==> flow/design.v <==
`timescale 1ns/1ns
module auv_fetch #(
    parameter integer ADDR_WIDTH = 24,
    parameter integer ROM_SIZE = 16384,
    localparam integer RomSizeWords = ROM_SIZE / 4,
    localparam integer RomWidth = $clog2(RomSizeWords)
) (
    input   logic                       clk, rst_n, pop, jmp,
    input   logic   [ADDR_WIDTH-3:0]    pc_wr,
    output  logic   [31:0]              inst,
    output  logic   [ADDR_WIDTH-3:0]    pc_out,
    output  logic                       instret,
    output  logic   [RomWidth-1:0]      rom_adr,
    input   logic   [31:0]              rom_dat
);
    logic [RomWidth-1:0] rom_adr_fetch;
    assign rom_adr = rom_adr_fetch;
    logic [ADDR_WIDTH-3:0] pc, pc_next;
    assign pc_out = pc;
    assign pc_next = (pc + 1);
    assign inst = jmp ? 32'h00000013 : rom_dat;
    assign instret = pop;
    always_comb
        if (jmp)
            rom_adr_fetch = pc_wr[RomWidth-1:0];
        else if (pop)
            rom_adr_fetch = pc_next[RomWidth-1:0];
        else
            rom_adr_fetch = pc[RomWidth-1:0];
    always_ff @( posedge clk )
        if (jmp)
            pc <= pc_wr;
        else if (instret)
            pc <= pc_next;
endmodule
`timescale 1ns/1ns
module auv_decode #(
    parameter integer ADDR_WIDTH = 24
) (
    input   logic           clk, rst_n, flush, stall_i,
    input   logic   [31:0]  inst,
    input   logic   [ADDR_WIDTH-3:0] pc_in,
    output  logic   [ADDR_WIDTH-3:0] pc_out,
    output  logic           pop,
    output  logic   [31:0]  imm,
    output  logic   [ 3:0]  rs1, rs2, rd,
    output  logic   [ 2:0]  funct3,
    output  logic   [ 4:0]  csr_imm,
    output  logic           alu_en, mem_access, pc_wr, branch,
    output  logic           mem_wr, reg_wr, link,
    output  logic       sel_op1,
    output  logic       sel_op2,
    output  logic           csr_en, csr_rd,
    output  logic           exc_illegal_inst, exc_ecall, exc_ebreak,
    output  logic           ret, wfi,
    output  logic           alu_alt, zba_shadd,
    output  logic           zbs_bclrbext, zbs_binv, zbs_bset
);
    logic [31:0] imm_i;
    logic [3:0] rd_i;
    logic [2:0] funct3_i;
    always_comb begin : dec_imm_i
        casez (inst[6:2])
            'b0?101 : imm_i = {inst[31:12], 12'h0};
            'b11011 : imm_i = {{12{inst[31]}}, inst[19:12], inst[20], inst[30:21], 1'b0};
            'b11001, 'b00?00, 'b11100 : imm_i = {{20{inst[31]}}, inst[31:20]};
            'b11000 : imm_i = {{20{inst[31]}}, inst[7], inst[30:25], inst[11:8], 1'b0};
            'b01000 : imm_i = {{20{inst[31]}}, inst[31:25], inst[11:7]};
            'b01100 : imm_i = {{20{inst[31]}}, inst[31:25], 5'h0};
            default : imm_i = 0;
        endcase
    end
    assign rd_i = flush ? 0 : inst[10:7];
    always_comb
        case (inst[6:2])
            'b01101 : rs1 = 0;  
            'b00101 : rs1 = 0;  
            'b11011 : rs1 = 0;  
            default : rs1 = inst[18:15];
        endcase
    always_comb
        case (inst[6:2])
            'b01101 : rs2 = 0;  
            'b00101 : rs2 = 0;  
            'b11011 : rs2 = 0;  
            'b11000, 'b01000, 'b01100 : rs2 = inst[23:20];
            default : rs2 = 0;
        endcase
    assign funct3_i = flush ? 0 : inst[14:12];
    assign pop = ~stall_i;
    always_ff @( posedge clk or negedge rst_n )
        if (~rst_n) begin
            csr_imm <= 0;
            rd <= 0;
            funct3 <= 0;
        end else if (flush) begin
            csr_imm <= 0;
            rd <= 0;
            funct3 <= 0;
        end else if (~stall_i) begin
            csr_imm <= inst[19:15];
            rd <= rd_i;
            funct3 <= funct3_i;
        end
    always_ff @( posedge clk )
        if (rst_n & ~flush & ~stall_i) begin
            imm <= imm_i;
            pc_out <= pc_in;
        end
    logic alu_en_i, mem_access_i, pc_wr_i, branch_i;
    logic mem_wr_i, reg_wr_i, link_i, csr_en_i;
    logic sel_op1_i;
    logic sel_op2_i;
    logic alu_alt_i;
    logic zbs_bclrbext_i, zbs_binv_i, zbs_bset_i;
    logic zba_shadd_i;
    logic funct7_unimpl;
    always_comb begin
        alu_alt_i = 0;
        zbs_bclrbext_i = 0;
        zbs_binv_i = 0;
        zbs_bset_i = 0;
        zba_shadd_i = 0;
        funct7_unimpl = 0;
        if (alu_en_i & ((sel_op2_i == 1'b0) | (inst[13:12] == 2'b01)))
            case (inst[31:25])
                'b0000000 : begin end
                'b0100000 : alu_alt_i = 1;
                'b0010000 : zba_shadd_i = (alu_en_i & (sel_op2_i == 1'b0));
                'b0100100 : zbs_bclrbext_i = 1;
                'b0110100 : zbs_binv_i = 1;
                'b0010100 : zbs_bset_i = 1;
                default : funct7_unimpl = 1;
            endcase
    end
    always_ff @( posedge clk or negedge rst_n )
        if (~rst_n) begin
            alu_alt <= 0;
            zba_shadd <= 0;
            zbs_bclrbext <= 0;
            zbs_binv <= 0;
            zbs_bset <= 0;
        end else if (flush) begin
            alu_alt <= 0;
            zba_shadd <= 0;
            zbs_bclrbext <= 0;
            zbs_binv <= 0;
            zbs_bset <= 0;
        end else if (~stall_i) begin
            alu_alt <= alu_alt_i;
            zba_shadd <= zba_shadd_i;
            zbs_bclrbext <= zbs_bclrbext_i;
            zbs_binv <= zbs_binv_i;
            zbs_bset <= zbs_bset_i;
        end
    always_comb begin
        exc_illegal_inst = 0;
        exc_ecall = 0;
        exc_ebreak = 0;
        ret = 0;
        wfi = 0;
        alu_en_i = 0;
        mem_access_i = 0;
        pc_wr_i = 0;
        branch_i = 0;
        mem_wr_i = 0;
        reg_wr_i = 0;
        link_i = 0;
        csr_en_i = 0;
        sel_op1_i = 1'b0;
        sel_op2_i = 1'b0;
        if (inst[1:0] != 2'b11) begin
            exc_illegal_inst = 1;
        end else begin
            case (inst[6:2])
                'b00000 : begin  
                    mem_access_i = 1;
                    sel_op2_i = 1'b1;
                end
                'b00100 : begin  
                    exc_illegal_inst = 0;
                    alu_en_i = 1;
                    reg_wr_i = 1;
                    sel_op2_i = 1'b1;
                end
                'b00101 : begin  
                    reg_wr_i = 1;
                    sel_op1_i = 1'b1;
                    sel_op2_i = 1'b1;
                end
                'b01000 : begin  
                    mem_access_i = 1;
                    mem_wr_i = 1;
                    sel_op2_i = 1'b1;
                end
                'b01100 : begin  
                    exc_illegal_inst = funct7_unimpl;
                    alu_en_i = 1;
                    reg_wr_i = 1;
                end
                'b01101 : begin  
                    reg_wr_i = 1;
                    sel_op2_i = 1'b1;
                end
                'b11000 : begin  
                    pc_wr_i = 1;
                    branch_i = 1;
                    sel_op1_i = 1'b1;
                    sel_op2_i = 1'b1;
                end
                'b11001 : begin  
                    pc_wr_i = 1;
                    reg_wr_i = 1;
                    link_i = 1;
                    sel_op2_i = 1'b1;
                end
                'b11011 : begin  
                    pc_wr_i = 1;
                    reg_wr_i = 1;
                    link_i = 1;
                    sel_op1_i = 1'b1;
                    sel_op2_i = 1'b1;
                end
                'b11100 : begin  
                    case (inst[14:12])
                        'b000 : begin
                            casez (inst[31:20])
                                'b0000000_00000 : exc_ecall = 1;
                                'b0000000_00001 : exc_ebreak = 1;
                                'b0011000_00010 : ret = 1;
                                'b0001000_00101 : wfi = 1;
                                default : exc_illegal_inst = 1;
                            endcase
                        end
                        'b100 : exc_illegal_inst = 1;
                        default : csr_en_i = 1;
                    endcase
                end
                default : begin  
                    exc_illegal_inst = 1;
                end
            endcase
        end
    end
    always_ff @( posedge clk or negedge rst_n )
        if (~rst_n) begin
            alu_en <= 0;
            mem_access <= 0;
            pc_wr <= 0;
            branch <= 0;
            mem_wr <= 0;
            reg_wr <= 0;
            link <= 0;
            csr_en <= 0;
            csr_rd <= 0;
            sel_op1 <= 1'b0;
            sel_op2 <= 1'b0;
        end else if (flush) begin
            alu_en <= 0;
            mem_access <= 0;
            pc_wr <= 0;
            branch <= 0;
            mem_wr <= 0;
            reg_wr <= 0;
            link <= 0;
            csr_en <= 0;
            csr_rd <= 0;
            sel_op1 <= 1'b0;
            sel_op2 <= 1'b0;
        end else if (~stall_i) begin
            alu_en <= alu_en_i;
            mem_access <= mem_access_i;
            pc_wr <= pc_wr_i;
            branch <= branch_i;
            mem_wr <= mem_wr_i;
            reg_wr <= reg_wr_i;
            link <= link_i;
            csr_en <= csr_en_i;
            csr_rd <= (inst[10:7] != 0);
            sel_op1 <= sel_op1_i;
            sel_op2 <= sel_op2_i;
        end
endmodule
`timescale 1ns/1ns
module auv_regfile (
    input   logic           clk, we, stall,
    input   logic   [ 3:0]  ra0, ra1, wa,
    input   logic   [31:0]  wd,
    output  logic   [31:0]  rd0, rd1
);
    reg [31:0] ram [0:15];
    always_ff @( posedge clk )
        if (we)
            ram[wa] <= wd;
    always_ff @( posedge clk )
        if (stall)
            rd0 <= rd0;
        else if (ra0 == 0)
            rd0 <= 0;
        else if (we && ra0 == wa)
            rd0 <= wd;
        else
            rd0 <= ram[ra0];
     always_ff @( posedge clk )
        if (stall)
            rd1 <= rd1;
        else if (ra1 == 0)
            rd1 <= 0;
        else if (we && ra1 == wa)
            rd1 <= wd;
        else
            rd1 <= ram[ra1];
endmodule
`timescale 1ns/1ns
module auv_execute #(
    parameter integer ADDR_WIDTH = 24
) (
    input   logic           clk, rst_n, stall_i,
    input   logic   [31:0]  imm, rs1, rs2, pc,
    input   logic   [ 2:0]  funct3,
    input   logic           alu_en, mem_access, pc_wr_i, branch,
    input   logic           mem_wr, reg_wr_i, link,
    input   logic       sel_op1,
    input   logic       sel_op2,
    output  logic   [31:0]  reg_wr_dat,
    output  logic   [ADDR_WIDTH-1:0] pc_wr,
    output  logic           stall_o, reg_wr_o, jmp, flush,
    output  logic           exc_load_misalign, exc_store_misalign,
    output  logic           exc_load_fault, exc_store_fault,
    input   logic           alu_alt, zba_shadd,
    input   logic           zbs_bclrbext, zbs_binv, zbs_bset,
    output  logic   [ADDR_WIDTH-1:0] wb_adr_o,
    input   logic   [15:0]  wb_dat_i,
    output  logic   [15:0]  wb_dat_o,
    output  logic   [ 1:0]  wb_sel_o,
    output  logic           wb_we_o, wb_stb_o, wb_cyc_o,
    input   logic           wb_ack_i, wb_stall_i, wb_err_i
);
    logic branch_taken, lt, ltu;
    assign lt = $signed(rs1) < $signed(rs2);
    assign ltu = rs1 < rs2;
    always_comb begin
        if (branch) begin
            case (funct3)
                'h0 : branch_taken = (rs1 == rs2);
                'h1 : branch_taken = (rs1 != rs2);
                'h4 : branch_taken = lt;
                'h5 : branch_taken = ~lt;
                'h6 : branch_taken = ltu;
                'h7 : branch_taken = ~ltu;
                default : branch_taken = 0;
            endcase
        end else begin
            branch_taken = 1;
        end
    end
    logic [31:0] op1, op2;
    always_comb
        case (sel_op1)
            1'b1 : op1 = pc;
            default : begin
                case ({zba_shadd, funct3})
                    default : op1 = rs1;
                    'b1010 : op1 = {rs1[30:0], 1'b0};  
                    'b1100 : op1 = {rs1[29:0], 2'b0};  
                    'b1110 : op1 = {rs1[28:0], 3'b0};  
                endcase
            end
        endcase
    always_comb
        case (sel_op2)
            1'b1 : op2 = imm;
            default : op2 = rs2;
        endcase
    logic [31:0] alu_add, alu_xor, alu_or, alu_and;
    logic [31:0] alu_sl, alu_sr, alu_slt, alu_sltu;
    logic [31:0] alu_bclr, alu_bext, alu_binv, alu_bset;
    assign alu_add = op1 + (alu_alt ? ~op2 : op2) + {31'h0, alu_alt};
    assign alu_xor = op1 ^ op2;
    assign alu_or = op1 | op2;
    assign alu_and = op1 & op2;
    assign alu_sl = op1 << op2[4:0];
    logic [31:0] alu_sra;
    assign alu_sra = $signed(op1) >>> op2[4:0];
    assign alu_sr = alu_alt ? alu_sra : (op1 >> op2[4:0]);
    assign alu_slt = ($signed(op1) < $signed(op2)) ? 32'h1 : 32'h0;
    assign alu_sltu = (op1 < op2) ? 32'h1 : 32'h0;
    logic [31:0] alu_bmask;
    assign alu_bmask = 32'h1 << op2[4:0];
    assign alu_bclr = op1 & ~alu_bmask;
    assign alu_bext = {31'h0, op1[op2[4:0]]};
    assign alu_binv = op1 ^ alu_bmask;
    assign alu_bset = op1 | alu_bmask;
    logic [31:0] alu_out;
    always_comb
        if (alu_en)
            case (funct3)
                default : alu_out = alu_add;
                'h1 : begin
                    if (zbs_bclrbext)
                        alu_out = alu_bclr;
                    else if (zbs_binv)
                        alu_out = alu_binv;
                    else if (zbs_bset)
                        alu_out =  alu_bset;
                    else
                        alu_out = alu_sl;
                end
                'h2 : begin
                    if (zba_shadd)
                        alu_out = alu_add;
                    else
                        alu_out = alu_slt;
                end
                'h3 : alu_out = alu_sltu;
                'h4 : begin
                    if (zba_shadd)
                        alu_out = alu_add;
                    else
                        alu_out = alu_xor;
                end
                'h5 : begin
                    if (zbs_bclrbext)
                        alu_out = alu_bext;
                    else
                        alu_out = alu_sr;
                end
                'h6 : begin
                    if (zba_shadd)
                        alu_out = alu_add;
                    else
                        alu_out = alu_or;
                end
                'h7 : alu_out = alu_and;
            endcase
        else
            alu_out = alu_add;
    assign pc_wr = alu_out[ADDR_WIDTH-1:0];
    assign jmp = pc_wr_i & branch_taken;
    assign flush = jmp;
    logic [1:0] state_bus;
    logic [31:0] mem_dat;
    logic mem_reg_wr;  
    assign reg_wr_o = ~stall_i & (mem_reg_wr | reg_wr_i);
    always_comb
        if (mem_reg_wr)
            reg_wr_dat = mem_dat;
        else if (link)
            reg_wr_dat = pc + 4;
        else
            reg_wr_dat = alu_out;
    assign exc_load_fault = mem_access & ~mem_wr & wb_err_i;
    assign exc_store_fault = mem_access & mem_wr & wb_err_i;
    logic misalign;
    assign exc_load_misalign = mem_access & misalign & ~mem_wr;
    assign exc_store_misalign = mem_access & misalign & mem_wr;
    always_comb
        case (funct3[1:0])
            1 : misalign = alu_out[0];
            2 : misalign = (alu_out[1:0] != 0);
            default : misalign = 0;
        endcase
    assign wb_we_o = mem_wr;
    assign wb_adr_o[ADDR_WIDTH-1:2] = alu_out[ADDR_WIDTH-1:2];
    assign wb_adr_o[1] = (funct3 == 2) ? (state_bus == 1) : alu_out[1];
    assign wb_adr_o[0] = 0;
    always_comb
        case (funct3[1:0])
            0 : begin
                wb_dat_o = {rs2[7:0], rs2[7:0]};
                wb_sel_o = alu_out[0] ? 2'b10 : 2'b01;
            end
            1 : begin
                wb_dat_o = rs2[15:0];
                wb_sel_o = 2'b11;
            end
            default : begin
                wb_dat_o = (state_bus == 1) ? rs2[31:16] : rs2[15:0];
                wb_sel_o = 2'b11;
            end
        endcase
    logic [15:0] word_buf;  
    always_comb
        case (funct3[1:0])
            'h0: begin
                if (alu_out[0])
                    mem_dat = {{24{~funct3[2] & wb_dat_i[15]}}, wb_dat_i[15:8]};
                else
                    mem_dat = {{24{~funct3[2] & wb_dat_i[7]}}, wb_dat_i[7:0]};
            end
            'h1 : mem_dat = {{16{~funct3[2] & wb_dat_i[15]}}, wb_dat_i};
            default : mem_dat = {wb_dat_i, word_buf};
        endcase
    logic mem_access_good;  
    assign mem_access_good = ~stall_i & ~misalign & mem_access;
    always_ff @( posedge clk or negedge rst_n )
        if (~rst_n)
            state_bus <= 0;
        else begin
            case (state_bus)
                0 : begin
                    if (~wb_stall_i & mem_access_good) begin
                        if (funct3[1:0] == 2)
                            state_bus <= 1;
                        else
                            state_bus <= 2;
                    end
                end
                1 : begin
                    state_bus <= wb_stall_i ? 1 : 2;
                end
                default : state_bus <= 0;
            endcase
        end
    always_ff @( posedge clk )
        if (rst_n && state_bus == 1 && wb_ack_i)
            word_buf <= wb_dat_i;
    logic stall_mem;
    always_comb
        case (state_bus)
            0 : begin
                stall_mem = mem_access_good;
                mem_reg_wr = 0;
                wb_stb_o = mem_access_good;
                wb_cyc_o = mem_access_good;
            end
            1 : begin
                stall_mem = 1;
                mem_reg_wr = 0;
                wb_stb_o = 1;
                wb_cyc_o = 1;
            end
            default : begin
                stall_mem = 0;
                mem_reg_wr = ~mem_wr;
                wb_stb_o = 0;
                wb_cyc_o = 1;
            end
        endcase
    assign stall_o = stall_mem | stall_i | jmp;
endmodule
`timescale 1ns/1ns
module auv_top #(
    parameter integer ADDR_WIDTH = 24,
    parameter integer ROM_SIZE = 16384,
    parameter [ADDR_WIDTH-1:0] RST_VECTOR = 'h0,
    localparam integer RomSizeWords = ROM_SIZE / 4,
    localparam integer RomWidth = $clog2(RomSizeWords)
) (
    input   logic                       clk, rst_n,
    output  logic   [RomWidth-1:0]      imem_adr,
    input   logic   [31:0]              imem_dat,
    output  logic   [ADDR_WIDTH-1:0]    wb_adr_o,
    input   logic   [15:0]              wb_dat_i,
    output  logic   [15:0]              wb_dat_o,
    output  logic   [ 1:0]              wb_sel_o,
    output  logic                       wb_we_o, wb_stb_o, wb_cyc_o,
    input   logic                       wb_ack_i, wb_stall_i
);
    logic [ADDR_WIDTH-3:0] id_pc, ex_pc;
    logic [31:0] if_inst;
    logic [31:0] id_imm;
    logic [3:0] id_rs1, id_rs2, id_rd;
    logic [2:0] id_funct3;
    logic id_pop, id_alu_en, id_mem_access, id_pc_wr, id_branch, id_mem_wr;
    logic id_reg_wr, id_link;
    logic id_alu_alt, id_zba_shadd, id_zbs_bclrbext, id_zbs_binv, id_zbs_bset;
    logic id_sel_op1;
    logic id_sel_op2;
    logic [31:0] reg_rs1, reg_rs2;
    logic [ADDR_WIDTH-1:0] ex_pc_wr;
    logic [31:0] ex_reg_wr_dat;
    logic ex_jmp, ex_stall, ex_flush;
    logic ex_reg_wr;
    logic boot;
    always_ff @( posedge clk or negedge rst_n )
        if (~rst_n)
            boot <= 1;
        else
            boot <= 0;
    logic [ADDR_WIDTH-3:0] pc_wr;
    logic jmp, flush;
    assign pc_wr = boot ? RST_VECTOR[ADDR_WIDTH-1:2] : ex_pc_wr[ADDR_WIDTH-1:2];
    assign jmp = ex_jmp | boot;
    assign flush = ex_flush | boot;
    auv_fetch #(
        .ADDR_WIDTH         ( ADDR_WIDTH        ),
        .ROM_SIZE           ( ROM_SIZE          )
    ) stage_if (
        .clk                ( clk               ),
        .rst_n              ( rst_n             ),
        .pop                ( id_pop            ),
        .jmp                ( jmp               ),
        .pc_wr              ( pc_wr             ),
        .inst               ( if_inst           ),
        .pc_out             ( id_pc             ),
        .instret            (                   ),
        .rom_adr            ( imem_adr          ),
        .rom_dat            ( imem_dat          )
    );
    auv_decode #(
        .ADDR_WIDTH         ( ADDR_WIDTH            )
    ) stage_id (
        .clk                ( clk                   ),
        .rst_n              ( rst_n                 ),
        .flush              ( flush                 ),
        .stall_i            ( ex_stall              ),
        .inst               ( if_inst               ),
        .pc_in              ( id_pc                 ),
        .pc_out             ( ex_pc                 ),
        .pop                ( id_pop                ),
        .imm                ( id_imm                ),
        .rs1                ( id_rs1                ),
        .rs2                ( id_rs2                ),
        .rd                 ( id_rd                 ),
        .funct3             ( id_funct3             ),
        .csr_imm            (                       ),
        .alu_en             ( id_alu_en             ),
        .mem_access         ( id_mem_access         ),
        .pc_wr              ( id_pc_wr              ),
        .branch             ( id_branch             ),
        .mem_wr             ( id_mem_wr             ),
        .reg_wr             ( id_reg_wr             ),
        .link               ( id_link               ),
        .sel_op1            ( id_sel_op1            ),
        .sel_op2            ( id_sel_op2            ),
        .csr_en             (                       ),
        .csr_rd             (                       ),
        .exc_illegal_inst   (                       ),
        .exc_ecall          (                       ),
        .exc_ebreak         (                       ),
        .ret                (                       ),
        .wfi                (                       ),
        .alu_alt            ( id_alu_alt            ),
        .zba_shadd          ( id_zba_shadd          ),
        .zbs_bclrbext       ( id_zbs_bclrbext       ),
        .zbs_binv           ( id_zbs_binv           ),
        .zbs_bset           ( id_zbs_bset           )
    );
    auv_regfile regfile (
        .clk    ( clk           ),
        .we     ( ex_reg_wr     ),
        .stall  ( ex_stall      ),
        .ra0    ( id_rs1        ),
        .ra1    ( id_rs2        ),
        .wa     ( id_rd         ),
        .wd     ( ex_reg_wr_dat ),
        .rd0    ( reg_rs1       ),
        .rd1    ( reg_rs2       )
    );
    auv_execute #(
        .ADDR_WIDTH         ( ADDR_WIDTH            )
    ) stage_ex (
        .clk                ( clk                   ),
        .rst_n              ( rst_n                 ),
        .stall_i            ( boot                  ),
        .imm                ( id_imm                ),
        .rs1                ( reg_rs1               ),
        .rs2                ( reg_rs2               ),
        .pc                 ( {{(32-ADDR_WIDTH){1'b0}}, ex_pc, 2'b0} ),
        .funct3             ( id_funct3             ),
        .alu_en             ( id_alu_en             ),
        .mem_access         ( id_mem_access         ),
        .pc_wr_i            ( id_pc_wr              ),
        .branch             ( id_branch             ),
        .mem_wr             ( id_mem_wr             ),
        .reg_wr_i           ( id_reg_wr             ),
        .link               ( id_link               ),
        .sel_op1            ( id_sel_op1            ),
        .sel_op2            ( id_sel_op2            ),
        .reg_wr_dat         ( ex_reg_wr_dat         ),
        .pc_wr              ( ex_pc_wr              ),
        .stall_o            ( ex_stall              ),
        .reg_wr_o           ( ex_reg_wr             ),
        .jmp                ( ex_jmp                ),
        .flush              ( ex_flush              ),
        .exc_load_misalign  (                       ),
        .exc_store_misalign (                       ),
        .exc_load_fault     (                       ),
        .exc_store_fault    (                       ),
        .alu_alt            ( id_alu_alt            ),
        .zba_shadd          ( id_zba_shadd          ),
        .zbs_bclrbext       ( id_zbs_bclrbext       ),
        .zbs_binv           ( id_zbs_binv           ),
        .zbs_bset           ( id_zbs_bset           ),
        .wb_adr_o           ( wb_adr_o              ),
        .wb_dat_i           ( wb_dat_i              ),
        .wb_dat_o           ( wb_dat_o              ),
        .wb_sel_o           ( wb_sel_o              ),
        .wb_we_o            ( wb_we_o               ),
        .wb_stb_o           ( wb_stb_o              ),
        .wb_cyc_o           ( wb_cyc_o              ),
        .wb_ack_i           ( wb_ack_i              ),
        .wb_stall_i         ( wb_stall_i            ),
        .wb_err_i           ( 1'b0                  )
    );
endmodule
==> flow/run.sh <==
#!/bin/bash
# the make line also repeats each setting of config.mk as NAME=value (left out here)
make -C /OpenROAD-flow-scripts/flow DESIGN_CONFIG=/design/flow/config.mk WORK_HOME=/design/flow/orfs CLKGATE_MAP_FILE= finish
==> flow/config.mk <==
export PLATFORM = sky130hd
export DESIGN_NAME = auv_top
export DESIGN_NICKNAME = auv_top
export VERILOG_FILES = /design/flow/design.v
export SDC_FILE = /design/flow/constraint.sdc
export NUM_CORES = 4
export LEC_CHECK = 0
export CAP_MARGIN = 20
export CELL_PAD_IN_SITES_DETAIL_PLACEMENT = 1
export CORE_MARGIN = 2
export CORE_UTILIZATION = 67
export GPL_TIMING_DRIVEN = 0
export HOLD_SLACK_MARGIN = -0.04
export PLACE_DENSITY_LB_ADDON = 0.22
export SETUP_SLACK_MARGIN = -0.53
export SLEW_MARGIN = 15
==> flow/constraint.sdc <==
create_clock -name core_clock -period 15.2 [get_ports {clk}]
set_input_delay 3.0400 -clock core_clock [delete_from_list [all_inputs] [get_ports {clk}]]
set_output_delay 3.0400 -clock core_clock [all_outputs]
set_load 0.01 [all_outputs]
==> notes.md, run 1 <==
This memo summarizes the results of the implementation run.

Run status
The run stopped with a tool error. It got as far as clock tree synthesis and failed there. The first error in the log reads "[ERROR DPL-0033] detailed placement checks failed during check placement".

Synthesis
The commonest cells after synthesis are sky130_fd_sc_hd__edfxtp_1, sky130_fd_sc_hd__nand2_1, sky130_fd_sc_hd__mux2i_1, sky130_fd_sc_hd__a21oi_1, sky130_fd_sc_hd__nor2_1. After Yosys synthesis, and, or, nand and nor cells account for ~11% of the synthesized area. The count of library flops with an enable pin is ~670. Synthesis inferred 693 register bits. The mux cell area share after synthesis is approximately 8%. The synthesis report lists the most area-consuming cells as sky130_fd_sc_hd__edfxtp_1, sky130_fd_sc_hd__mux2i_1, sky130_fd_sc_hd__ha_1.

The main flop type is sky130_fd_sc_hd__edfxtp_1. The synthesized instance count is 4,750. The warning count from the yosys run is 5. The post-synth design cell area is 0.04779 mm². For this run, the register share of the synthesized area comes to between 40% and 50%.

The average cell area after synthesis is between 10 and 15 µm². The number of library cell types mapped by synthesis is about 110. For reference, compound AND-OR and OR-AND cells occupy about a quarter of the area reported after synthesis. In this run the biggest area consumer among cell types represents between 40% and 50% of the synthesized area. Post-synthesis, Yosys gives the total cell area as roughly 0.048 mm². The proportion of synthesized flip-flops having asynchronous set or reset is 3.608%.

The biggest combinational cell group after synthesis is AND-OR/OR-AND gates. The most frequent cell after synthesis is sky130_fd_sc_hd__edfxtp_1. The total cells reported by yosys after synthesis is roughly 4,800. The share of the synthesized netlist area taken by xor and xnor gates is between 2 and 2.5%.

Of the total synthesized cell area, the portion taken by full adders, half adders and majority gates is 6.038%. The cell taking the most area after synthesis is sky130_fd_sc_hd__edfxtp_1.

Floorplanning
The floorplan core density is between 60% and 70%. According to the floorplan report, the placeable core area is between 0.07 and 0.08 mm². The vertical die size is ~270 µm. The die is around 270 µm wide.

The floorplan step defined a die boundary enclosing 0.07348 mm². Row generation in the floorplan step produced a little under 100 rows. During I/O placement, the number of pins put on the boundary was between 100 and 150.

Place
The weighted congestion at the end of routability-driven global placement is ~1.3. The number of port buffers is slightly above 100. The half-perimeter wire length after placement is about 250,000 µm.
-- metrics by stage --
step           worst slack (ns)  hold WS, ns  area, µm²  cells  utilization [%]
2_1_floorplan             7.397       0.4101      47790   4751                -
3_3_place_gp              3.639       0.4179      49990   5793            71.14
3_5_place_dp              3.290       0.4908      50830   5840            72.33
==> run 2, diff against run 1 <==
Settings changed: ABC_AREA from default to 1, CELL_PAD_IN_SITES_DETAIL_PLACEMENT 1 to default, CORE_UTILIZATION 67 to 68, GPL_TIMING_DRIVEN 0 to default, HOLD_SLACK_MARGIN -0.04 to default, PLACE_DENSITY from default to 0.36, PLACE_DENSITY_LB_ADDON 0.22 to default, SETUP_SLACK_MARGIN -0.53 to default, SLEW_MARGIN 15 to 20.
Clock period 15.2 ns to 7.34 ns, I/O delays scaled along.
==> notes.md, run 2 <==
Implementation results are summarized by area below.

Pwr
The worst VDD IR drop from the latest analysis is ~0.00022 V. Internal power comes to between 7 and 8 mW. The sequential power is a little under 5 mW. The leakage power in the latest report is between 20 and 30 nW. The dominant power group in this design is registers. The reported combinational group power is around 3.4 mW.

The cell area power density is about 210 mW/mm². The net switching share of the total power is between 30 and 40%. The part of the power in registers is between 40% and 50%. Per report_power, the Clock row totals 3.74 mW. Summed over all nets, the switching power comes to roughly 4.3 mW.

The clock network fraction of total power is a little under a third. The portion of total power attributed to combinational logic is 28.2%.

Timing
The final setup skew is a little over 0.07 ns. Derived from the worst setup path, the maximum achievable clock frequency is roughly 140 MHz. The worst-case max-slew headroom was logged as between 20% and 30%. The count of final hold-check violations is 0. After routing, the total negative slack on setup checks comes to 0 ns. From the final report, the count of setup violators was given as 0. The minimum clock period after layout is slightly above 7 ns. The final worst slack is 0.1622 ns.

Setup repair after global routing left no endpoint under its margin. At the pin with the least slew margin, the transition time is 1.069 ns. The max-slew violation count is 0.

The post-route fraction of the period consumed by the critical path is ~98%.

Clock network
The source-to-sink clock delay at the later pin of the worst-skew pair is 0.68 ns. The clock-pin slew on the worst setup and hold paths is roughly 0.06 ns. The count of hold buffers inserted by post-cts repair is 0. The CTS tree is done.

The number of levels the H-tree was split into is 3. Looking at the clock tree report, the maximum root-to-sink buffer count equals 3. The total clock sinks is between 600 and 700. The master cell of the clock root buffer is sky130_fd_sc_hd__clkbuf_16. Clock tree synthesis inserted a total of approximately 74 buffers.

Synthesis
The warning count from the yosys run is 5 (unchanged). The total of flip-flops plus latches after synthesis was 693 (unchanged). The synthesis area per yosys is 0.05157 mm² (+7.9%). By count the netlist is led by sky130_fd_sc_hd__nand2_1, sky130_fd_sc_hd__nand3_1, sky130_fd_sc_hd__nor2_1, sky130_fd_sc_hd__inv_1, sky130_fd_sc_hd__edfxtp_1. The fraction of post-synthesis cell area in the top cell type by area is 38.90% (-3.1 points). The simple logic cell fraction of the synthesized area is 36.87% (+26 points). The total cells reported by yosys after synthesis is 7,314 (+54%). The instance count of the mapped netlist is 7,314 (+54%). The average cell area after synthesis is 7.051 µm² (-30%). For reference, the top logic cell family by area is simple AND/OR/NAND/NOR gates. The mux cell area share after synthesis is 0% (-8.1 points).

Yosys attributes the largest share of cell area to sky130_fd_sc_hd__edfxtp_1, sky130_fd_sc_hd__nand2_1, sky130_fd_sc_hd__nand3_1. The number of library cell types mapped by synthesis is 62 (-46%).

The adder-cell share of the synthesized area was 5.595% (-0.44 points). The portion of the post-synthesis area used by sequential elements is 40.12% (-3.2 points). The main flop type is sky130_fd_sc_hd__edfxtp_1. The post-synth design cell area is 0.05157 mm² (+7.9%).

The proportion of synthesized flip-flops having asynchronous set or reset was 3.608% (unchanged). The AND-OR/OR-AND share of the synthesized area was 6.859% (-18 points). The share of the synthesized netlist area taken by xor and xnor gates is 1.189% (-0.86 points). The count of library flops with an enable pin came to 668 (unchanged). The most frequent cell after synthesis is sky130_fd_sc_hd__nand2_1. The cell type that accounts for the most area after synthesis is sky130_fd_sc_hd__edfxtp_1.

Place
The number of placed cells counting well taps is 8,164 (+40%). The instance area at placement is 0.05389 mm² (+6.0%). The weighted congestion at the end of routability-driven global placement is 1.182 (-12%). The number of port buffers came to 107 (+4.9%). The half-perimeter wire length after placement is 144,000 µm (-42%).

The setup slack at placement is 0.5839 ns (-2.707 ns).

Final layout
After filler insertion, the fill cell instance count of the layout stands at ~5,400. The finished cells cover ~0.056 mm². The finished layout holds a little over 8,000 standard cells, fillers aside. The number of nets in the layout is 7,556.

Relative to the synthesized area, the layout overhead comes to 9.300%.

Critical path
The worst endpoint data arrival time is around 5.7 ns. Looking at the reg2reg group, the worst path ends at regfile.rd0[13]$_SDFFCE_PN0N_. The worst path required time is 5.87 ns. In this run the worst setup path terminates at imem_adr[11].

The timing report attributes the biggest portion of critical-path delay to AND-OR/OR-AND gates. The delay of the slowest cell on the worst path is 0.54 ns. In this run the worst setup path begins at stage_id.funct3[0]$_DFFE_PN0P_. The timing report shows that the slowest cell on the worst path is sky130_fd_sc_hd__clkdlybuf4s50_1. Max fanout on the critical path was recorded as 23. The type of element launching the critical path is a register.

The internal reg-to-reg setup slack is approximately 0.67 ns. Counting cells, the worst reg-to-reg path comes to 31. Traced cell by cell, the critical path runs through inv_1 -> ha_2 -> inv_1 -> nand2_2 -> nand2_4 -> buf_4 -> nand2_1 -> nand2_1 -> o21ai_1 -> inv_1 -> ha_1 -> a21oi_1 -> inv_1 -> a31oi_1 -> o21ai_0 -> a21o_1 -> xor2_1 -> o22ai_1 -> nand3_1 -> o21ai_0 -> nand2_1 -> nand2_1 -> nand3_1 -> clkdlybuf4s50_1.

The launch instance of the worst register-to-register path is stage_id.funct3[0]$_DFFE_PN0P_. The timing report notes that buffer and inverter cells on the critical path total 6. Per the OpenROAD timing report, the critical path contains 24 cells. The critical path is of the register to primary output type. STA classifies the critical path endpoint as a primary output.

Flow run
The total of max-cap violations is 0. The total number of warnings across the stage logs is about 140.

Floorplanning
The die width is 279.4 µm (+3.1%). The core box area is 0.07482 mm² (+6.5%). The count of boundary I/O pins is 109 (unchanged). The total number of placement rows is 100 (+3.1%). The vertical die size was 279.4 µm (+3.1%). The floorplan core density was 68.92% (+0.92 points). The total die area is 0.07805 mm² (+6.2%).

Detailed routing
The wire length per cell after detailed routing is about 27 µm. The count of TritonRoute iterations in the first routing pass is 14. The final routed DRC violation total is 0. Across all layers, the routed design uses about 57,000 vias.

The starting DRC count in detailed routing is ~12,000. The number of antenna-violating nets in the routed design is 0. The post-detailed-routing wire length is 221,900 µm. The ratio of routed vias to standard cells is 6.815.

Global route
Overall routing resource usage recorded by global route was between 50% and 60%. The global-route wire length before repair is ~320,000 µm. The initial antenna violation count was 8. Entering global routing, the biggest net connects about 170 pins. The via count of the first global-routing pass is around 53,000.

Per the GRT congestion report, total overflow comes to 0.

Worst hold path
The number of cells on the worst hold path is 2. The hold path endpoint is stage_ex.state_bus[0]$_DFF_PN1_. The path type of the worst min-delay path is register to register. The hold path startpoint is stage_ex.state_bus[1]$_DFF_PN0_.

Run status
The run finished with no timing, DRC or antenna violations.
## run 2: per-stage QoR
| step | power, mW | utilization, % | hold WS (ns) |
|---|---|---|---|
| 3_5_place_dp | 8.009 | 72.03 | 0.4498 |
| 5_1_grt | 12.16 | 75.30 | 0.4882 |
| 3_3_place_gp | 7.968 | 72.03 | 0.4439 |
| 2_1_floorplan | 6.643 | - | 0.4165 |
| 6_report | 11.95 | 75.33 | 0.4667 |
| 4_1_cts | 11.63 | 75.22 | 0.4662 |
## run 2: layout make-up
class / count / area [µm²] / share of cell area (%)
Multi-Input combinational cell: 5417 / 26360 / 46.77
Inverter: 788 / 2959 / 5.250
Clock inverter: 32 / 414.1 / 0.7348
Sequential cell: 693 / 20690 / 36.70
Antenna cell: 8 / 20.02 / 0.03552
Clock buffer: 97 / 1969 / 3.494
Tap cell: 969 / 1212 / 2.151
Timing Repair Buffer: 300 / 2739 / 4.859
## run 2: timing repair
action | in CTS | in global routing
buffers inserted | 0 | 2
resized | 1 | 11
endpoints found under the setup margin | 1 | 16
## run 2: per-layer routing
metal | GRT usage, % | routed length, µm | up-vias
li1 | - | - | 23830
met1 | 63.85 | 66930 | 24807
met2 | 80.91 | 90870 | 5984
met3 | 21.18 | 37860 | 1963
met4 | 48.88 | 26120 | 10
met5 | 0.6879 | 151 | -
==> run 3, diff against run 2 <==
Settings changed: ABC_AREA 1 to default, CORE_UTILIZATION 68 to 66, GPL_TIMING_DRIVEN from default to 0, MAX_ROUTING_LAYER from default to met4, PLACE_DENSITY 0.36 to default, SLEW_MARGIN 20 to 25, TNS_END_PERCENT from default to 60.
Clock period 7.34 ns to 8.26 ns, I/O delays scaled along.
==> notes.md, run 3 <==
This memo summarizes the results of the implementation run.

Run status
The flow did not finish. The flow halted during global routing. The tool reported: "[ERROR GRT-0116] Global routing finished with congestion. Check the congestion regions in the DRC Viewer".

Floorplanning
The die width was 273.1 µm (-2.3%). The vertical die size is 273.1 µm (-2.3%). The total die area is 0.07458 mm² (-4.5%). The count of boundary I/O pins came to 109 (unchanged). The floorplan core density is 66.74% (-2.2 points). The total number of placement rows is 98 (-2.0%). The core box area was 0.07161 mm² (-4.3%).

Synthesis
The instance count of the mapped netlist is 4,750 (-35%). The biggest combinational cell group after synthesis is AND-OR/OR-AND gates.

The simple logic cell fraction of the synthesized area came to 11.21% (-26 points). The post-synth design cell area is 0.04779 mm² (-7.3%). The portion of the post-synthesis area used by sequential elements is 43.29% (+3.2 points). After synthesis, the cell types taking the most area are sky130_fd_sc_hd__edfxtp_1, sky130_fd_sc_hd__mux2i_1, sky130_fd_sc_hd__ha_1.

The share of the synthesized netlist area taken by xor and xnor gates is 2.053% (+0.86 points). The commonest register cell is sky130_fd_sc_hd__edfxtp_1. The number of library cell types mapped by synthesis is 114 (+84%). The AND-OR/OR-AND share of the synthesized area is 24.46% (+18 points).

Looking at area per cell type in the netlist, the leader is sky130_fd_sc_hd__edfxtp_1. The proportion of synthesized flip-flops having asynchronous set or reset is 3.608% (unchanged). The most frequent cell after synthesis is sky130_fd_sc_hd__edfxtp_1. The total of flip-flops plus latches after synthesis is 693 (unchanged). The warning count from the yosys run was 5 (unchanged). The synthesis run shows the most used standard cells to be sky130_fd_sc_hd__edfxtp_1, sky130_fd_sc_hd__nand2_1, sky130_fd_sc_hd__mux2i_1, sky130_fd_sc_hd__a21oi_1, sky130_fd_sc_hd__nor2_1. The count of library flops with an enable pin is 668 (unchanged). The average cell area after synthesis is 10.06 µm² (+43%). The adder-cell share of the synthesized area came to 6.038% (+0.44 points). The synthesis area per yosys is 0.04779 mm² (-7.3%). The fraction of post-synthesis cell area in the top cell type by area is 41.98% (+3.1 points). The total cells reported by yosys after synthesis is 4,750 (-35%). The mux cell area share after synthesis is 8.124% (+8.1 points).

Global route
For this run the aggregate overflow at the end of global routing stands at 1,022. The global-route usage over all layers is roughly 83%.

Clock network
The number of levels the H-tree was split into came to 3 (unchanged). The total clock sinks is 693 (unchanged). The count of hold buffers inserted by post-cts repair is 0 (unchanged). The maximum buffer depth of the clock tree is 3 (unchanged).

The total clock buffers created by CTS was 71 (-4.1%). Clock tree synthesis selected as its root buffer the cell sky130_fd_sc_hd__clkbuf_16.

Place
The number of port buffers was 102 (-4.7%). The instance area at placement is 0.05129 mm² (-4.8%). The half-perimeter wire length after placement is 190,400 µm (+32%).

The setup slack at placement came to -1.721 ns (-2.305 ns). The weighted congestion at the end of routability-driven global placement is 1.425 (+20%).
-- run 3: per-stage QoR --
step                      std cells  hold WS [ns]
after floorplan                4751        0.4101
after detailed placement       5869        0.4224
after CTS                      5999        0.4444
after global placement         5803        0.4175
-- run 3: repair_timing --
action,CTS
endpoints found under the hold margin,0
pin swaps,15
endpoints found under the setup margin,308
setup buffers,19
resized,86
-- run 3: layer usage --
metal | GRT overflow | global-route usage, %
met5 | - | -
met1 | 23 | 82.94
met4 | 336 | 79.95
met2 | 640 | 96.85
met3 | 23 | 66.57
==> run 4, diff against run 3 <==
Settings changed: CAP_MARGIN 20 to 10, CELL_PAD_IN_SITES_DETAIL_PLACEMENT from default to 0, CORE_MARGIN 2 to 8, CORE_UTILIZATION 66 to 67, GPL_ROUTABILITY_DRIVEN from default to 0, HOLD_SLACK_MARGIN from default to -0.04, MAX_ROUTING_LAYER met4 to default, PLACE_DENSITY_LB_ADDON from default to 0.28, SETUP_SLACK_MARGIN from default to -0.53, SLEW_MARGIN 25 to 15, TNS_END_PERCENT 60 to default.
Clock period 8.26 ns to 9.56 ns, I/O delays scaled along.
==> notes.md, run 4 <==
This memo summarizes the results of the implementation run.

Place
The number of port buffers is 102 (unchanged). The half-perimeter wire length after placement was 170,400 µm (-11%). The instance area at placement is 0.05079 mm² (-0.99%). The setup slack at placement is -0.09956 ns (+1.622 ns).

Synthesis
Sorting the synthesized cells by how often they occur yields sky130_fd_sc_hd__edfxtp_1, sky130_fd_sc_hd__nand2_1, sky130_fd_sc_hd__mux2i_1, sky130_fd_sc_hd__a21oi_1, sky130_fd_sc_hd__nor2_1. The average cell area after synthesis is 10.06 µm² (unchanged). The adder-cell share of the synthesized area is 6.038% (unchanged). The portion of the post-synthesis area used by sequential elements came to 43.29% (unchanged).

The proportion of synthesized flip-flops having asynchronous set or reset is 3.608% (unchanged). The cell taking the most area after synthesis is sky130_fd_sc_hd__edfxtp_1. The instance count of the mapped netlist is 4,750 (unchanged). The mux cell area share after synthesis is 8.124% (unchanged).

The simple logic cell fraction of the synthesized area is 11.21% (unchanged). The synthesis area per yosys is 0.04779 mm² (unchanged). The AND-OR/OR-AND share of the synthesized area is 24.46% (unchanged). In the synthesized netlist the dominant register cell turns out to be sky130_fd_sc_hd__edfxtp_1.

The count of library flops with an enable pin is 668 (unchanged). The most frequent cell after synthesis is sky130_fd_sc_hd__edfxtp_1. The warning count from the yosys run is 5 (unchanged). The fraction of post-synthesis cell area in the top cell type by area is 41.98% (unchanged). The synthesis run identifies the leading combinational cell family as AND-OR/OR-AND gates. The total cells reported by yosys after synthesis is 4,750 (unchanged). The post-synth design cell area is 0.04779 mm² (unchanged). The total of flip-flops plus latches after synthesis is 693 (unchanged).

In the post-synthesis netlist, the biggest area contributors are sky130_fd_sc_hd__edfxtp_1, sky130_fd_sc_hd__mux2i_1, sky130_fd_sc_hd__ha_1. The share of the synthesized netlist area taken by xor and xnor gates came to 2.053% (unchanged). The number of library cell types mapped by synthesis is 114 (unchanged).

Floorplanning
The floorplan core density is 67.31% (+0.58 points). The die width is 283.1 µm (+3.7%). The count of boundary I/O pins was 109 (unchanged). The vertical die size is 283.1 µm (+3.7%). The core box area is 0.07100 mm² (-0.86%). The total die area is 0.08013 mm² (+7.4%). The total number of placement rows is 98 (unchanged).

Global route
The total global routing overflow is 348. In the global route stage, overall resource usage came out at about two thirds.

Run status
The stopping stage is global routing. The tool reported: "[ERROR GRT-0116] Global routing finished with congestion. Check the congestion regions in the DRC Viewer". The flow did not finish.

Clock network
The maximum buffer depth of the clock tree is 3 (unchanged). The total clock sinks is 693 (unchanged). The number of setup buffers added after CTS is 0 (-19). The number of levels the H-tree was split into is 3 (unchanged). The total clock buffers created by CTS is 74 (+4.2%). The master cell of the clock root buffer is sky130_fd_sc_hd__clkbuf_16.
[run 4: routing by layer]
layer  global-route usage (%)  overflow
met1                    64.99         7
met2                    79.56       183
met3                    54.11        24
met4                    58.47       133
met5                    29.42         1
[run 4: through the flow]
| step | hold WS [ns] | power, mW | instances |
|---|---|---|---|
| global placement | 0.4204 | 5.728 | 5803 |
| floorplan | 0.4101 | 4.828 | 4751 |
| detailed placement | 0.4276 | 5.805 | 5841 |
| CTS | 0.4406 | 8.586 | 5973 |
[run 4: timing repair]
item                                   4_1_cts
gates resized                                1
hold buffers                                 0
endpoints found under the hold margin        0
setup endpoints to repair                    5
==> run 5, diff against run 4 <==
Settings changed: CAP_MARGIN 10 to 25, CELL_PAD_IN_SITES_DETAIL_PLACEMENT 0 to 1, CELL_PAD_IN_SITES_GLOBAL_PLACEMENT from default to 1, CORE_ASPECT_RATIO from default to 0.74, CORE_MARGIN 8 to 4, CORE_UTILIZATION 67 to 40, CTS_CLUSTER_DIAMETER from default to 283, GPL_ROUTABILITY_DRIVEN 0 to default, GPL_TIMING_DRIVEN 0 to default, HOLD_SLACK_MARGIN -0.04 to -0.03, PLACE_DENSITY_LB_ADDON 0.28 to 0.0, SETUP_SLACK_MARGIN -0.53 to default, SLEW_MARGIN 15 to 20.
Clock period 9.56 ns to 12.0 ns, I/O delays scaled along.
==> notes.md, run 5 <==
Implementation results are summarized by area below.

Run status
The flow ran to the end and the layout has no timing, DRC or antenna violations.

Pwr
The part of the power in registers is 40.8%. The portion of total power attributed to combinational logic is between 20 and 30%. Sequential power for this build is between 2 and 3 mW. The switching power is about 2.6 mW. The leakage power of the design is approximately 19 nW.

Per report_power, the clock group accounts for a little under a third of the total. In the power breakdown, the internal column shows approximately 4.6 mW. The net switching share of the total power is 36.53%.

The power report lists the clock group at approximately 2.2 mW. The reported combinational group power is approximately 2.1 mW. The worst voltage drop across the vdd grid is 0.0001242 V.

Power spread over the standard cell area amounts to 133.9 mW/mm². The group that draws the most power in this run is registers.

Synthesis
The mux cell area share after synthesis is 8.124% (unchanged). The post-synth design cell area is 0.04779 mm² (unchanged). The proportion of synthesized flip-flops having asynchronous set or reset was 3.608% (unchanged). The total cells reported by yosys after synthesis is 4,750 (unchanged). The warning count from the yosys run is 5 (unchanged).

For reference, the top cells by area after synthesis are sky130_fd_sc_hd__edfxtp_1, sky130_fd_sc_hd__mux2i_1, sky130_fd_sc_hd__ha_1. The biggest area contributor in the post-synthesis netlist is sky130_fd_sc_hd__edfxtp_1. The AND-OR/OR-AND share of the synthesized area is 24.46% (unchanged). The simple logic cell fraction of the synthesized area came to 11.21% (unchanged). The synthesis report names the predominant flop master as sky130_fd_sc_hd__edfxtp_1. In the post-synthesis netlist, the cell with the most instances is sky130_fd_sc_hd__edfxtp_1. The average cell area after synthesis is 10.06 µm² (unchanged). The synthesis area per yosys came to 0.04779 mm² (unchanged).

The number of library cell types mapped by synthesis is 114 (unchanged). The total of flip-flops plus latches after synthesis came to 693 (unchanged). Sorting the synthesized cells by how often they occur yields sky130_fd_sc_hd__edfxtp_1, sky130_fd_sc_hd__nand2_1, sky130_fd_sc_hd__mux2i_1, sky130_fd_sc_hd__a21oi_1, sky130_fd_sc_hd__nor2_1. The adder-cell share of the synthesized area is 6.038% (unchanged). The share of the synthesized netlist area taken by xor and xnor gates came to 2.053% (unchanged). The fraction of post-synthesis cell area in the top cell type by area is 41.98% (unchanged). The count of library flops with an enable pin is 668 (unchanged). The instance count of the mapped netlist came to 4,750 (unchanged).

The portion of the post-synthesis area used by sequential elements is 43.29% (unchanged). The biggest combinational cell group after synthesis is AND-OR/OR-AND gates.

Critical path
According to the timing report, the critical path is launched from stage_id.funct3[0]$_DFFE_PN0P_. The worst setup path is of the register to primary output kind. STA lists the endpoint of the worst register-to-register path as regfile.rd1[11]$_SDFFCE_PN0N_. According to the timing report, the arrival time at the worst endpoint equals approximately 8.9 ns. The highest fanout seen on the critical path is 26. Broken down by cell family, the worst path's largest delay share belongs to AND-OR/OR-AND gates. The worst path required time is ~9.6 ns. Walking the worst path, the cells encountered are inv_1 -> ha_1 -> buf_4 -> and3b_1 -> a211o_1 -> o21a_1 -> ha_1 -> nand4_1 -> or3_1 -> a211o_1 -> a211oi_1 -> nor4_1 -> a2111oi_2 -> nor2_1 -> nor2_2 -> a221o_2 -> a21oi_2 -> buf_4 -> a21bo_2 -> a31oi_1 -> clkdlybuf4s50_1.

The worst-case reg-to-reg setup slack stands at approximately 3.2 ns. For reference, the critical path is captured by imem_adr[7]. The worst setup path is launched from a register. The number of cells on the critical path is 21. The worst setup path is captured at a primary output. The critical path contains buffers and inverters numbering 4 combined.

The launch instance of the worst register-to-register path is stage_id.funct3[0]$_DFFE_PN0P_. The report puts the cell count of the worst reg-to-reg path at 20. The cell at the slowest stage of the critical path is sky130_fd_sc_hd__a2111oi_2. The timing report gives the biggest stage delay along the critical path as 0.94 ns.

Place
The half-perimeter wire length after placement was 207,500 µm (+22%). The number of port buffers is 107 (+4.9%). RePlAce ended its routability-driven mode at a weighted congestion of approximately 1.2. The setup slack at placement came to 1.968 ns (+2.068 ns). The number of placed cells counting well taps is 6,320 (+8.2%).

Global route
The initial antenna violation count is 33. The via count of the first global-routing pass is between 40,000 and 50,000. The first global-routing pass estimated roughly 380,000 µm of wire. Entering global routing, the biggest net connects between 100 and 150 pins.

The global-route usage over all layers is between 40% and 50%. The total global routing overflow is 0.

Timing
On the final layout, the worst clock skew is about 0.036 ns. The transition time at the pin with the least slew margin is ~1.4 ns. The end-of-flow timing check tallies setup violations at 0. The count of final hold-check violations is 0.

The post-route fraction of the period consumed by the critical path is a little over nine tenths. The final timing report lists a max-slew violation count of 0. The minimum clock period after layout is between 10 and 15 ns. The relative max-transition margin is around 7.4%. Once routing completed, OpenROAD measured the worst setup slack at between 0.7 and 0.8 ns. Setup repair after global routing left no endpoint under its margin. Adding up every negative setup slack in the final design gives 0 ns. The maximum achievable frequency is 88.77 MHz.

Detailed routing
The first TritonRoute pass finished after 7 iterations. The number of antenna-violating nets in the routed design is 0. The post-detailed-routing wire length is 286,900 µm. The starting DRC count in detailed routing is approximately 8,500. The ratio of routed vias to standard cells is approximately 7.4. In the routed design, unresolved DRC markers number 0.

The via count is around 48,000. For this sky-water flow run, the detailed-routed wirelength per cell is reported as about 44 µm.

Clock network
The maximum buffer depth of the clock tree is 3 (unchanged). The post-cts resize count is 0 (-1). The count of hold buffers inserted by post-cts repair came to 0 (unchanged).

The clock-pin slew on the worst setup and hold paths is 0.07 ns. The total clock sinks is 693 (unchanged). The clock reaches the later pin of the worst-skew pair after 0.66 ns.

The number of levels the H-tree was split into came to 3 (unchanged). The root buffer cell chosen for the clock tree is sky130_fd_sc_hd__clkbuf_16. The number of setup buffers added after CTS is 0 (unchanged). The total clock buffers created by CTS is 69 (-6.8%).

The CTS tree is done.

Worst hold path
Counting instances, the worst hold path has a depth of 1. For hold timing, the worst endpoint is stage_ex.state_bus[0]$_DFF_PN1_. The min-delay analysis places its worst path in the category register to register. The hold path startpoint is stage_ex.state_bus[1]$_DFF_PN0_.

Floorplanning
The die width was 409.8 µm (+45%). The vertical die size is 305.3 µm (+7.9%). The total die area is 0.1251 mm² (+56%). The total number of placement rows is 108 (+10%). The floorplan core density is 40.51% (-27 points). The count of boundary I/O pins came to 109 (unchanged). The core box area was 0.1180 mm² (+66%).

Flow run
The total of max-cap violations is 0. The total number of warnings across the stage logs is about 130.

Final layout
In the final layout, the fill cell count is 12,996. In this run the layout overhead on the synthesized area is reported as 12.47%. After the last flow step, the layout net total stands at slightly above 5,000. The number of standard cells in the layout, taps in and fillers out is around 6,500.
run 5: per-stage QoR:
| step | util [%] | total power [mW] | hold slack (ns) | instance area (µm²) |
|---|---|---|---|---|
| 2_1_floorplan | - | 3.846 | 0.4101 | 47790 |
| 3_3_place_gp | 43.50 | 4.886 | 0.4216 | 51310 |
| 3_5_place_dp | 43.57 | 4.895 | 0.4225 | 51400 |
| 4_1_cts | 45.38 | 7.030 | 0.4419 | 53530 |
| 5_1_grt | 45.50 | 7.315 | 0.4588 | 53680 |
| 6_report | 45.56 | 7.194 | 0.4501 | 53750 |
run 5: metal layers:
layer	routed length, µm	GRT usage [%]	vias up
met3	51740	25.96	490
li1	-	-	18691
met4	8110	11.39	30
met1	125300	65.20	24574
met2	100000	51.83	3953
met5	1637	6.859	-
run 5: layout make-up:
cell class / instances / area, µm² / area share [%]
Multi-Input combinational cell: 3514 / 25240 / 46.96
Inverter: 172 / 645.6 / 1.201
Timing Repair Buffer: 356 / 2957 / 5.501
Tap cell: 1595 / 1996 / 3.713
Clock buffer: 85 / 1829 / 3.404
Clock inverter: 34 / 302.8 / 0.5634
Antenna cell: 34 / 85.08 / 0.1583
Sequential cell: 693 / 20690 / 38.50
==> run 6, diff against run 5 <==
Settings changed: CAP_MARGIN 25 to 30, CELL_PAD_IN_SITES_DETAIL_PLACEMENT 1 to default, CELL_PAD_IN_SITES_GLOBAL_PLACEMENT 1 to default, CORE_ASPECT_RATIO 0.74 to default, CORE_MARGIN 4 to 2, CORE_UTILIZATION 40 to 72, CTS_CLUSTER_DIAMETER 283 to 100, CTS_CLUSTER_SIZE from default to 75, HOLD_SLACK_MARGIN -0.03 to default, MAX_ROUTING_LAYER from default to met4, PLACE_DENSITY_LB_ADDON 0.0 to 0.04, SETUP_SLACK_MARGIN from default to -0.67.
Clock period 12.0 ns to 6.85 ns, I/O delays scaled along.
==> notes.md, run 6 <==
This memo summarizes the results of the implementation run.

Synthesis
The portion of the post-synthesis area used by sequential elements is 43.29% (unchanged). The count of library flops with an enable pin is 668 (unchanged). In the post-synthesis netlist, the biggest area contributors are sky130_fd_sc_hd__edfxtp_1, sky130_fd_sc_hd__mux2i_1, sky130_fd_sc_hd__ha_1. By count the netlist is led by sky130_fd_sc_hd__edfxtp_1, sky130_fd_sc_hd__nand2_1, sky130_fd_sc_hd__mux2i_1, sky130_fd_sc_hd__a21oi_1, sky130_fd_sc_hd__nor2_1. The AND-OR/OR-AND share of the synthesized area is 24.46% (unchanged).

The biggest combinational cell group after synthesis is AND-OR/OR-AND gates. The post-synth design cell area is 0.04779 mm² (unchanged). The total cells reported by yosys after synthesis was 4,750 (unchanged). The average cell area after synthesis is 10.06 µm² (unchanged). The proportion of synthesized flip-flops having asynchronous set or reset came to 3.608% (unchanged). The mux cell area share after synthesis was 8.124% (unchanged). The most frequent cell after synthesis is sky130_fd_sc_hd__edfxtp_1. The instance count of the mapped netlist came to 4,750 (unchanged). The warning count from the yosys run was 5 (unchanged). The number of library cell types mapped by synthesis is 114 (unchanged).

The share of the synthesized netlist area taken by xor and xnor gates is 2.053% (unchanged). Per the synth stats, the flop cell with the highest instance count is sky130_fd_sc_hd__edfxtp_1. The simple logic cell fraction of the synthesized area is 11.21% (unchanged).

The adder-cell share of the synthesized area is 6.038% (unchanged). The total of flip-flops plus latches after synthesis is 693 (unchanged).

The synthesis area per yosys is 0.04779 mm² (unchanged). The cell taking the most area after synthesis is sky130_fd_sc_hd__edfxtp_1. The fraction of post-synthesis cell area in the top cell type by area was 41.98% (unchanged).

Floorplanning
The die width is 261.6 µm (-36%). The core box area is 0.06575 mm² (-44%). The total die area is 0.06845 mm² (-45%).

The count of boundary I/O pins came to 109 (unchanged). The total number of placement rows is 94 (-13%). The vertical die size came to 261.6 µm (-14%).

The floorplan core density came to 72.69% (+32 points).

Place
The number of port buffers is 107 (unchanged). The weighted congestion at the end of routability-driven global placement is 1.541 (+33%). The number of placed cells counting well taps is 5,680 (-10%).

The half-perimeter wire length after placement is 144,700 µm (-30%).

Run status
The flow did not finish. The stopping stage is global routing. The tool reported: "[ERROR GRT-0116] Global routing finished with congestion. Check the congestion regions in the DRC Viewer".

Clock network
The total clock buffers created by CTS is 23 (-67%). Clock tree synthesis selected as its root buffer the cell sky130_fd_sc_hd__clkbuf_16. The maximum buffer depth of the clock tree is 3 (unchanged).

The number of levels the H-tree was split into is 1 (-2). The total clock sinks came to 693 (unchanged).

Global route
Summed over all routing layers, the global router reports a total usage of just under 80%. The total global routing overflow is 14.
## run 6: routing by layer
layer,global-route usage (%),GRT overflow
met1,79.84,1
met2,88.19,6
met3,67.78,1
met4,67.28,6
met5,-,-
## run 6: stage by stage
stage | setup WS, ns | cell area [µm²] | hold WS (ns) | power (mW)
3_3_place_gp | 0.1138 | 51180 | 0.4169 | 8.075
2_1_floorplan | 0.2961 | 47790 | 0.4101 | 6.737
4_1_cts | -0.6165 | 52090 | 0.4905 | 10.12
3_5_place_dp | 0.03047 | 51230 | 0.4598 | 8.137
## run 6: timing repair
item	CTS
resized	1
setup buffers	0
hold buffers	0
endpoints found under the setup margin	2
==> run 7, diff against run 6 <==
Settings changed: ABC_AREA from default to 1, CAP_MARGIN 30 to 20, CELL_PAD_IN_SITES_DETAIL_PLACEMENT from default to 1, CELL_PAD_IN_SITES_GLOBAL_PLACEMENT from default to 3, CORE_MARGIN 2 to 4, CORE_UTILIZATION 72 to 25, CTS_CLUSTER_DIAMETER 100 to 135, CTS_CLUSTER_SIZE 75 to default, MIN_ROUTING_LAYER from default to met2, PLACE_DENSITY from default to 0.47, PLACE_DENSITY_LB_ADDON 0.04 to default, SETUP_SLACK_MARGIN -0.67 to default.
Clock period 6.85 ns to 15.8 ns, I/O delays scaled along.
==> notes.md, run 7 <==
Implementation results are summarized by area below.

Run status
The flow ran to the end and the layout has no timing, DRC or antenna violations.

Synthesis
The fraction of post-synthesis cell area in the top cell type by area is 38.90% (-3.1 points). The adder-cell share of the synthesized area was 5.595% (-0.44 points). The portion of the post-synthesis area used by sequential elements was 40.12% (-3.2 points). The instance count of the mapped netlist is 7,314 (+54%).

Among all cell types in the netlist, the one instantiated most often is sky130_fd_sc_hd__nand2_1. The synthesis area per yosys is 0.05157 mm² (+7.9%). The commonest register cell is sky130_fd_sc_hd__edfxtp_1. The proportion of synthesized flip-flops having asynchronous set or reset came to 3.608% (unchanged).

The main area contributors are sky130_fd_sc_hd__edfxtp_1, sky130_fd_sc_hd__nand2_1, sky130_fd_sc_hd__nand3_1. The mux cell area share after synthesis is 0% (-8.1 points). The total of flip-flops plus latches after synthesis is 693 (unchanged).

The count of library flops with an enable pin came to 668 (unchanged). The share of the synthesized netlist area taken by xor and xnor gates is 1.189% (-0.86 points). The simple logic cell fraction of the synthesized area came to 36.87% (+26 points). The warning count from the yosys run is 5 (unchanged). The cell taking the most area after synthesis is sky130_fd_sc_hd__edfxtp_1. The total cells reported by yosys after synthesis is 7,314 (+54%). The number of library cell types mapped by synthesis came to 62 (-46%).

The post-synth design cell area is 0.05157 mm² (+7.9%). The average cell area after synthesis came to 7.051 µm² (-30%). The AND-OR/OR-AND share of the synthesized area is 6.859% (-18 points).

Of the combinational cells, the family taking the most area is simple AND/OR/NAND/NOR gates. After synthesis, the most frequently instantiated cells are sky130_fd_sc_hd__nand2_1, sky130_fd_sc_hd__nand3_1, sky130_fd_sc_hd__nor2_1, sky130_fd_sc_hd__inv_1, sky130_fd_sc_hd__edfxtp_1.

Flow run
The total of max-cap violations is 0. The total number of warnings across the stage logs is between 100 and 150.

Critical path
The type of element launching the critical path is a register. The launch instance of the worst register-to-register path is stage_id.sel_op2$_DFFE_PN0P_. At the worst endpoint, the required time is between 10 and 15 ns.

Among all stages on the critical path, the largest delay is contributed by sky130_fd_sc_hd__nor2_2. The highest fanout seen on the critical path is 33. The cell family contributing the most delay on the critical path is simple AND/OR/NAND/NOR gates. The delay of the slowest cell on the worst path is ~0.95 ns. The total buffers and inverters traversed by the critical path is 6. The number of cells on the critical path is 29. The last element of the critical path is imem_adr[1].

The worst register-to-register path has a setup slack of 6.02 ns. OpenSTA lists the critical path startpoint as stage_id.funct3[0]$_DFFE_PN0P_. The arrival time of data at the worst endpoint is listed as 8.85 ns. The worst register-to-register path has a depth of 32. The worst setup path is captured at a primary output.

The category of the critical setup timing path is register to primary output. The worst reg2reg path endpoint is regfile.rd1[26]$_SDFFCE_PN0N_.

Place
The number of port buffers is 107 (unchanged). The weighted congestion at the end of routability-driven global placement is 1.081 (-30%). The half-perimeter wire length after placement was 222,300 µm (+54%).

The instance area at placement is 0.05586 mm² (+9.0%).

Timing
After layout, the minimum clock period comes to about 12 ns. In the final run the clock tree shows a worst skew of between 0.06 and 0.07 ns. The highest clock rate this design can be run at is around 83 MHz. Adding up every negative setup slack in the final design gives 0 ns. OpenROAD reports that the post-layout worst path occupies 76.00% of the period. For reference, the final report shows the max-slew violation count at 0. The final-report setup violation count is 0. The relative max-transition margin is about 12%. Hold-check failures listed in the final report amount to 0.

Setup repair after global routing left no endpoint under its margin. The transition time at the pin with the least slew margin is ~1.3 ns.

Clock network
The number of levels the H-tree was split into was 3 (+2). The total clock sinks is 693 (unchanged). The master cell of the clock root buffer is sky130_fd_sc_hd__clkbuf_16.

The source-to-sink clock delay at the later pin of the worst-skew pair is 0.79 ns. The post-cts resize count came to 0 (-1). For reference, the clock transition at the flip-flops on the worst setup and hold paths is 0.06 ns. The total clock buffers created by CTS came to 93 (+300%).

TritonCTS built the clock tree. The count of hold buffers inserted by post-cts repair is 0 (unchanged). The number of setup buffers added after CTS is 0 (unchanged). The maximum buffer depth of the clock tree is 3 (unchanged).

Global route
The initial antenna violation count is 0. The via count of the first global-routing pass is 78,789. The met1 demand-to-capacity share in global routing is 0%. The met3 usage is about 60%. In this run the most used layer during global routing was met3. The met2 track demand over resource is approximately 55%. The global-route usage over all layers is 47.74%. The global-route wire length before repair is about 450,000 µm.

Per the GRT congestion report, total overflow comes to 0. Entering global routing, the biggest net connects approximately 120 pins.

Pwr
Per the power-grid run, VDD falls by no more than 0.00008343 V. In this run switching power makes up 39.74% of total power. Sequential cells burn 36.1% of the power.

The cell area power density is about 110 mW/mm². Looking at the group totals, the largest power group turns out to be registers. Power attributed to sequential cells is 2.27 mW. The total power is 6.300 mW. The reported combinational group power is 1.87 mW. The clock network fraction of total power is about 34%. The switching power is approximately 2.5 mW. Per report_power, the combinational group accounts for approximately 30% of the total. In this run the static leakage power is between 20 and 30 nW. The internal power is roughly 3.8 mW. The clock network consumes a total of between 2 and 2.5 mW.

Detailed routing
Summing over every cut layer, the via total after detailed routing is ~73,000. The wire length per cell after detailed routing is about 33 µm. The starting DRC count in detailed routing is ~14,000. The number of antenna-violating nets in the routed design is 0. The post-detailed-routing wire length is 332,500 µm. TritonRoute reported its final design rule violation total as 0.

The ratio of routed vias to standard cells is just over 7. The count of TritonRoute iterations in the first routing pass is 9.

Floorplanning
The core box area came to 0.2050 mm² (+210%). The total number of placement rows is 166 (+77%). The vertical die size came to 462.2 µm (+77%). The floorplan core density is 25.16% (-48 points). The count of boundary I/O pins is 109 (unchanged). The total die area is 0.2136 mm² (+210%). The die width came to 462.2 µm (+77%).

Worst hold path
According to the hold report, the worst path is of the register to register type. The hold path endpoint is stage_ex.state_bus[0]$_DFF_PN1_. The number of cells on the worst hold path is 2. The hold path startpoint is stage_ex.state_bus[1]$_DFF_PN0_.

Final layout
Summing all multi-input logic gate instances after layout gives 0.02641 mm². The number of filler cells placed in the layout is 25,166. The finished cells cover approximately 0.06 mm².

The number of nets in the layout is roughly 7,600. Compared with the post-synthesis result, the final layout area differs by 14.27%. The total area of sequential cells is 0.02069 mm².
## run 7: metal layers
layer  wire (µm)  up-vias  part of all wire (%)
li1            -    23795                     -
met1           0    23835                     0
met2      160900    22748                    48
met3      135600     2522                    41
met4       36020        0                    11
met5           0        -                     0
## run 7: final cells by class
cell class	instances	area share [%]
Antenna cell	33	0.1401
Clock buffer	118	4.145
Clock inverter	54	0.8663
Inverter	788	5.026
Multi-Input combinational cell	5417	44.81
Sequential cell	693	35.11
Tap cell	2688	5.707
Timing Repair Buffer	283	4.196
## run 7: metrics by stage
| stage | std cells | util [%] | hold slack (ns) | setup WS, ns |
|---|---|---|---|---|
| 3_5_place_dp | 9866 | 27.25 | 0.4388 | 5.009 |
| 5_1_grt | 10041 | 28.71 | 0.4251 | 3.382 |
| 3_3_place_gp | 9866 | 27.25 | 0.4425 | 5.101 |
| 2_1_floorplan | 7315 | - | 0.4165 | 8.365 |
| 4_1_cts | 10038 | 28.69 | 0.4169 | 4.193 |
| 6_report | 10074 | 28.75 | 0.3938 | 3.793 |
Power figures rest on the tool's default switching activity, not on a simulated workload.
